==> amber: inputs <==
==> flow/design.v <==
module apb_slave (
	input  wire sys_clk,
	input  wire sys_rst_n,
	input  wire tim_psel,
	input  wire tim_penable,
	input  wire tim_pwrite,
	output wire tim_pready,
	output wire wr_en,
	output wire rd_en
);
	reg  apb_access;
	wire apb_access_pre;
	assign wr_en          = tim_pready  & tim_pwrite;
	assign rd_en          = tim_pready  & ~tim_pwrite;
	assign tim_pready     = apb_access  & tim_penable;
	assign apb_access_pre = tim_penable & tim_psel;
	always @(posedge sys_clk, negedge sys_rst_n) begin
		if (!sys_rst_n) begin
			apb_access <= 1'b0;
		end else begin
			apb_access <= apb_access_pre;
		end
	end
endmodule
module counter (
	input  wire sys_clk,
	input  wire sys_rst_n,
	input  wire timer_en,
	input  wire div_en,
	input  wire [3:0]  div_val,
	input  wire [63:0] cnt_tdr,
	input  wire cnt_tdr_en,
	input  wire cnt_clr,
	input  wire timer_en_nedge,
	input  wire halt_en,
	output reg  [63:0] count,
	output reg  cnt_update
);
	reg  [63:0] cnt_pre;
	wire cnt_en;
	wire pulse;
	reg  [7:0]  sub_cnt;
	wire [7:0]  sub_cnt_pre;
	reg  [7:0]  sub_cnt_cmp;
	wire sub_cnt_clr;
	wire sub_cnt_en;
	assign cnt_en = ~halt_en && timer_en && (!div_en || (div_val==0) || pulse );
	always @(posedge sys_clk, negedge sys_rst_n) begin
		if (!sys_rst_n) begin
			cnt_update <= 1'b0;
		end else begin
			cnt_update <= cnt_en;
		end
	end
	always @(*) begin
		if( ((cnt_clr & cnt_en) | timer_en_nedge) & (~halt_en) ) begin
			cnt_pre = 64'h0;
		end else begin
			if (cnt_tdr_en) begin
				cnt_pre = cnt_tdr;
			end else begin
				if (cnt_en) begin
					cnt_pre = count + 1;
				end else begin
					cnt_pre = count;
				end
			end
		end
	end
	always @(posedge sys_clk, negedge sys_rst_n) begin
		if (!sys_rst_n) begin
			count <= 64'b0;
		end else begin
			count <= cnt_pre;
		end
	end
	always @(*) begin
		case (div_val)
			4'h0: sub_cnt_cmp = 8'd0;
			4'h2: sub_cnt_cmp = 8'd3;
			4'h3: sub_cnt_cmp = 8'd7;
			4'h4: sub_cnt_cmp = 8'd15;
			4'h5: sub_cnt_cmp = 8'd31;
			4'h6: sub_cnt_cmp = 8'd63;
			4'h7: sub_cnt_cmp = 8'd127;
			4'h8: sub_cnt_cmp = 8'd255;
			default: sub_cnt_cmp = 8'd1;
		endcase
	end
	assign pulse       = sub_cnt == sub_cnt_cmp;
	assign sub_cnt_pre = sub_cnt_clr ? 8'h0 : sub_cnt_en ? sub_cnt+1 : sub_cnt;
	assign sub_cnt_clr = ~halt_en & (~timer_en | ~div_en | pulse);
	assign sub_cnt_en  = ~halt_en & timer_en & div_en & (div_val!=0);
	always @(posedge sys_clk, negedge sys_rst_n) begin
		if (!sys_rst_n) begin
			sub_cnt <= 8'b0;
		end else begin
			sub_cnt <= sub_cnt_pre;
		end
	end
endmodule
module register (
	input  wire sys_clk,
	input  wire sys_rst_n,
	input  wire wr_en,
	input  wire rd_en,
	input  wire [11:0] tim_paddr,
	input  wire [31:0] tim_pwdata,
	input  wire [3:0]  tim_pstrb,
	output reg  [31:0] tim_prdata,
	output wire tim_pslverr,
	output wire tim_int,
	input  wire dbg_mode,
	input  wire cnt_update,
	input  wire [63:0] count,
	output wire timer_en,
	output wire div_en,
	output wire [3:0]  div_val,
	output wire [63:0] cnt_tdr,
	output wire cnt_tdr_en,
	output wire cnt_clr,
	output wire timer_en_nedge,
	output wire halt_en
);
	reg  [31:0] TCR_reg;
	reg  [31:0] TDR0_reg;
	reg  [31:0] TDR1_reg;
	reg  [31:0] TCMP0_reg;
	reg  [31:0] TCMP1_reg;
	reg  [31:0] TIER_reg;
	reg  [31:0] TISR_reg;
	reg  [31:0] THCSR_reg;
	wire [5:0]  TCR_pre;
	reg  [31:0] TDR0_pre;
	reg  [31:0] TDR1_pre;
	wire [31:0] TCMP0_pre;
	wire [31:0] TCMP1_pre;
	wire THCSR_pre;
	wire TIER_pre;
	wire TISR_pre;
	wire TCR_sel0;
	wire TCR_sel1;
	wire TDR0_sel;
	wire TDR1_sel;
	wire TCMP0_sel;
	wire TCMP1_sel;
	wire TIER_sel;
	wire TISR_clr;
	wire TISR_set;
	wire THCSR_sel;
	wire prohibit_err;
	wire div_en_err;
	wire div_val_err;
	reg  timer_en_next;
	function [31:0] strobe_merge;
		input [3:0]  pstrb;
		input [31:0] pwdata;
		input [31:0] data_reg;
		reg   [31:0] mask;
		begin
			mask = {{8{pstrb[3]}},
				{8{pstrb[2]}},
				{8{pstrb[1]}},
				{8{pstrb[0]}}};
			strobe_merge = (pwdata & mask) | (data_reg & (~mask));
		end
	endfunction
	assign timer_en    = TCR_reg[0];
	assign div_en      = TCR_reg[1];
	assign div_val     = TCR_reg[11:8];
	assign cnt_tdr     = {TDR1_pre,TDR0_pre};
	assign cnt_tdr_en  = TDR0_sel | TDR1_sel;
	assign cnt_clr     = TISR_set;
	assign halt_en     = dbg_mode & THCSR_reg[0];
	assign tim_int     = TIER_reg[0] & TISR_reg[0];
	assign div_en_err  = TCR_sel0 & TCR_reg[0] & (TCR_reg[1] !== tim_pwdata[1]);
	assign div_val_err = TCR_sel1 & TCR_reg[0] & (TCR_reg[11:8] !== tim_pwdata[11:8]);
	assign prohibit_err= TCR_sel1 & (tim_pwdata[11:8]>4'h8);
	assign tim_pslverr = div_en_err | div_val_err | prohibit_err;
	assign TCR_sel0     = wr_en & (tim_paddr === 12'h0) & tim_pstrb[0];
	assign TCR_sel1     = wr_en & (tim_paddr === 12'h0) & tim_pstrb[1];
	assign TCR_pre[1:0] = TCR_sel0 & ~tim_pslverr ? tim_pwdata[1:0]  : TCR_reg[1:0];
	assign TCR_pre[5:2] = TCR_sel1 & ~tim_pslverr ? tim_pwdata[11:8] : TCR_reg[11:8];
	assign timer_en_nedge = timer_en_next & (~timer_en);
	always @(posedge sys_clk, negedge sys_rst_n) begin
		if (!sys_rst_n) begin
			timer_en_next <= 1'b0;
		end else begin
			timer_en_next <= timer_en;
		end
	end
	assign TDR0_sel = wr_en & (tim_paddr === 12'h4);
	always @(*) begin
		if(TDR0_sel) begin
			TDR0_pre = strobe_merge(tim_pstrb,tim_pwdata,TDR0_reg);
		end else begin
			if (timer_en_nedge) begin
				TDR0_pre = 32'h0;
			end else begin
				if (cnt_update) begin
					TDR0_pre = count[31:0];
				end else begin
					TDR0_pre = TDR0_reg;
				end
			end
		end
	end
	assign TDR1_sel  = wr_en & (tim_paddr === 12'h8);
	always @(*) begin
		if(TDR1_sel) begin
			TDR1_pre = strobe_merge(tim_pstrb,tim_pwdata,TDR1_reg);
		end else begin
			if (timer_en_nedge) begin
				TDR1_pre = 32'h0;
			end else begin
				if (cnt_update) begin
					TDR1_pre = count[63:32];
				end else begin
					TDR1_pre = TDR1_reg;
				end
			end
		end
	end
	assign TCMP0_sel = wr_en & (tim_paddr === 12'hC);
	assign TCMP0_pre = TCMP0_sel ? strobe_merge(tim_pstrb,tim_pwdata,TCMP0_reg) : TCMP0_reg;
	assign TCMP1_sel = wr_en & (tim_paddr === 12'h10);
	assign TCMP1_pre = TCMP1_sel ? strobe_merge(tim_pstrb,tim_pwdata,TCMP1_reg) : TCMP1_reg;
	assign TIER_sel  = wr_en & tim_pstrb[0] & (tim_paddr === 12'h14);
	assign TIER_pre  = TIER_sel ? tim_pwdata[0] : TIER_reg[0];
	assign TISR_clr  = wr_en & tim_pstrb[0] & tim_pwdata[0] & (tim_paddr === 12'h18);
	assign TISR_set  = count === {TCMP1_reg,TCMP0_reg};
	assign TISR_pre  = TISR_clr ? 1'b0 : ( TISR_set ? 1'b1 : TISR_reg[0]);
	assign THCSR_sel    = wr_en & tim_pstrb[0] & (tim_paddr === 12'h1C);
	assign THCSR_pre    = THCSR_sel ? tim_pwdata[0] : THCSR_reg[0];
	always @(*) begin
		if (rd_en) begin
			case (tim_paddr)
				12'h00: tim_prdata = TCR_reg;
				12'h04: tim_prdata = TDR0_reg;
				12'h08: tim_prdata = TDR1_reg;
				12'h0C: tim_prdata = TCMP0_reg;
				12'h10: tim_prdata = TCMP1_reg;
				12'h14: tim_prdata = TIER_reg;
				12'h18: tim_prdata = TISR_reg;
				12'h1C: tim_prdata = THCSR_reg;
				default: tim_prdata = 32'h0;
			endcase
		end else begin
			tim_prdata = 32'h0;
		end
	end
	always @(posedge sys_clk, negedge sys_rst_n) begin
		if (!sys_rst_n) begin
			TCR_reg <= 32'h0000_0100;
		end else begin
			TCR_reg[1:0]  <= TCR_pre[1:0];
			TCR_reg[11:8] <= TCR_pre[5:2];
		end
	end
	always @(posedge sys_clk, negedge sys_rst_n) begin
		if (!sys_rst_n) begin
			TDR0_reg <= 32'h0;
		end else begin
			TDR0_reg <= TDR0_pre;
		end
	end
	always @(posedge sys_clk, negedge sys_rst_n) begin
		if (!sys_rst_n) begin
			TDR1_reg <= 32'h0;
		end else begin
			TDR1_reg <= TDR1_pre;
		end
	end
	always @(posedge sys_clk, negedge sys_rst_n) begin
		if (!sys_rst_n) begin
			TCMP0_reg <= 32'hFFFF_FFFF;
		end else begin
			TCMP0_reg <= TCMP0_pre;
		end
	end
	always @(posedge sys_clk, negedge sys_rst_n) begin
		if (!sys_rst_n) begin
			TCMP1_reg <= 32'hFFFF_FFFF;
		end else begin
			TCMP1_reg <= TCMP1_pre;
		end
	end
	always @(posedge sys_clk, negedge sys_rst_n) begin
		if (!sys_rst_n) begin
			TIER_reg <= 32'h0;
		end else begin
			TIER_reg[0] <= TIER_pre;
		end
	end
	always @(posedge sys_clk, negedge sys_rst_n) begin
		if (!sys_rst_n) begin
			TISR_reg <= 32'h0;
		end else begin
			TISR_reg[0] <= TISR_pre;
		end
	end
	always @(posedge sys_clk, negedge sys_rst_n) begin
		if (!sys_rst_n) begin
			THCSR_reg <= 32'h0;
		end else begin
			THCSR_reg[0] <= THCSR_pre;
			THCSR_reg[1] <= dbg_mode & THCSR_reg[0];
		end
	end
endmodule
module timer_top (
	input  wire sys_clk,
	input  wire sys_rst_n,
	input  wire tim_psel,
	input  wire tim_penable,
	input  wire tim_pwrite,
	input  wire [11:0] tim_paddr,
	input  wire [31:0] tim_pwdata,
	input  wire [3:0]  tim_pstrb,
	output wire [31:0] tim_prdata,
	output wire tim_pslverr,
	output wire tim_pready,
	output wire tim_int,
	input  wire dbg_mode
);
	wire wr_en;
	wire rd_en;
	wire timer_en;
	wire div_en;
	wire [3:0]  div_val;
	wire [63:0] cnt_tdr;
	wire cnt_tdr_en;
	wire cnt_clr;
	wire timer_en_nedge;
	wire [63:0] count;
	wire cnt_update;
	wire halt_en;
	apb_slave apb_slave_u(
		.sys_clk        (sys_clk        ),
		.sys_rst_n      (sys_rst_n      ),
		.tim_psel       (tim_psel       ),
		.tim_penable    (tim_penable    ),
		.tim_pwrite     (tim_pwrite     ),
		.tim_pready     (tim_pready     ),
		.wr_en          (wr_en          ),
		.rd_en          (rd_en          )
	);	
	register register_u (
		.sys_clk        (sys_clk        ),
		.sys_rst_n      (sys_rst_n      ),
		.wr_en          (wr_en          ),
		.rd_en          (rd_en          ),
		.tim_paddr      (tim_paddr      ),
		.tim_pwdata     (tim_pwdata     ),
		.tim_prdata     (tim_prdata     ),
		.tim_pstrb      (tim_pstrb      ),
		.tim_pslverr    (tim_pslverr    ),
		.tim_int        (tim_int        ),
		.dbg_mode       (dbg_mode       ),
		.timer_en       (timer_en       ),
		.div_en         (div_en         ),
		.div_val        (div_val        ),
		.cnt_tdr        (cnt_tdr        ),
		.cnt_tdr_en     (cnt_tdr_en     ),	
		.cnt_clr        (cnt_clr        ),
		.timer_en_nedge (timer_en_nedge ),
		.count          (count          ),
		.cnt_update     (cnt_update     ),
		.halt_en        (halt_en        )
	);
	counter counter_u (
		.sys_clk        (sys_clk        ),
		.sys_rst_n      (sys_rst_n      ),
		.timer_en       (timer_en       ),
		.div_en         (div_en         ),
		.div_val        (div_val        ),
		.cnt_tdr        (cnt_tdr        ),
		.cnt_tdr_en     (cnt_tdr_en     ),	
		.timer_en_nedge (timer_en_nedge ),
		.cnt_clr        (cnt_clr        ),
		.count          (count          ),
		.cnt_update     (cnt_update     ),
		.halt_en        (halt_en        )
	);
endmodule
==> flow/run.sh <==
#!/bin/bash
# the make line also repeats each setting of config.mk as NAME=value (left out here)
make -C /OpenROAD-flow-scripts/flow DESIGN_CONFIG=/design/flow/config.mk WORK_HOME=/design/flow/orfs CLKGATE_MAP_FILE= finish
==> flow/config.mk <==
export PLATFORM = sky130hd
export DESIGN_NAME = timer_top
export DESIGN_NICKNAME = timer_top
export VERILOG_FILES = /design/flow/design.v
export SDC_FILE = /design/flow/constraint.sdc
export NUM_CORES = 4
export LEC_CHECK = 0
export CAP_MARGIN = 20
export CORE_MARGIN = 2
export CORE_UTILIZATION = 70
export CTS_CLUSTER_SIZE = 14
export PLACE_DENSITY = 0.6
export SLEW_MARGIN = 20
==> flow/constraint.sdc <==
create_clock -name core_clock -period 3.9 [get_ports {sys_clk}]
set_input_delay 0.7800 -clock core_clock [delete_from_list [all_inputs] [get_ports {sys_clk}]]
set_output_delay 0.7800 -clock core_clock [all_outputs]
set_load 0.01 [all_outputs]
==> ember: changes against amber <==
--- a/flow/config.mk
+++ b/flow/config.mk
@@ -7,7 +7,13 @@
 export LEC_CHECK = 0
 export CAP_MARGIN = 20
+export CELL_PAD_IN_SITES_DETAIL_PLACEMENT = 1
+export CORE_ASPECT_RATIO = 0.51
 export CORE_MARGIN = 2
-export CORE_UTILIZATION = 70
-export CTS_CLUSTER_SIZE = 14
+export CORE_UTILIZATION = 53
+export CTS_CLUSTER_DIAMETER = 39
+export CTS_CLUSTER_SIZE = 45
+export GPL_ROUTABILITY_DRIVEN = 0
+export MIN_ROUTING_LAYER = met1
 export PLACE_DENSITY = 0.6
+export SETUP_SLACK_MARGIN = -0.27
 export SLEW_MARGIN = 20
==> flow/constraint.sdc (replaced) <==
create_clock -name core_clock -period 8.45 [get_ports {sys_clk}]
set_input_delay 1.6900 -clock core_clock [delete_from_list [all_inputs] [get_ports {sys_clk}]]
set_output_delay 1.6900 -clock core_clock [all_outputs]
set_load 0.01 [all_outputs]
==> violet: changes against amber <==
==> flow/config.mk (replaced) <==
export PLATFORM = sky130hd
export DESIGN_NAME = timer_top
export DESIGN_NICKNAME = timer_top
export VERILOG_FILES = /design/flow/design.v
export SDC_FILE = /design/flow/constraint.sdc
export NUM_CORES = 4
export LEC_CHECK = 0
export ABC_AREA = 0
export CAP_MARGIN = 25
export CORE_ASPECT_RATIO = 1.19
export CORE_MARGIN = 2
export CORE_UTILIZATION = 60
export CTS_CLUSTER_DIAMETER = 207
export HOLD_SLACK_MARGIN = 0.19
export MIN_ROUTING_LAYER = met2
export PLACE_DENSITY = 0.35
export SETUP_SLACK_MARGIN = 0.29
export SLEW_MARGIN = 20
==> flow/constraint.sdc (replaced) <==
create_clock -name core_clock -period 9.63 [get_ports {sys_clk}]
set_input_delay 1.9260 -clock core_clock [delete_from_list [all_inputs] [get_ports {sys_clk}]]
set_output_delay 1.9260 -clock core_clock [all_outputs]
set_load 0.01 [all_outputs]
==> results <==
Design area, highest first: amber, ember, violet. In ember the non-clock buffer count is lower than in violet, by 2. Of violet and ember, ember has the higher wire length (gap about 19%, measured against ember). Power: violet < ember < amber. ember completed with no timing, DRC or antenna violations. violet produced a clean layout. amber completed, yet does not pass: setup timing.
==> figures <==
                                                                       amber       violet        ember
Seq group                                                              2.22 mW       899 uW      1.03 mW
Vias/cell                                                                 6.97         9.02         6.76
Grt met3 use                                                            0.0902        0.658        0.147
Normalized max-slew margin                                               0.349        0.272        0.351
Combinational fraction of the cell area                                  0.481        0.494        0.488
Pleak                                                                  6.94 nW      6.52 nW      6.57 nW
Outcome                                               finished with violations  no timing/DRC/antenna violations  no timing/DRC/antenna violations
Violated checks                                                   setup timing            -            -
Die outline height                                                 142 microns  167 microns  117 microns
Reg power frac                                                           0.458        0.462        0.431
Number of buffers and inverters on the critical path                         5            2            2
Power and IR drop assume default switching activity.
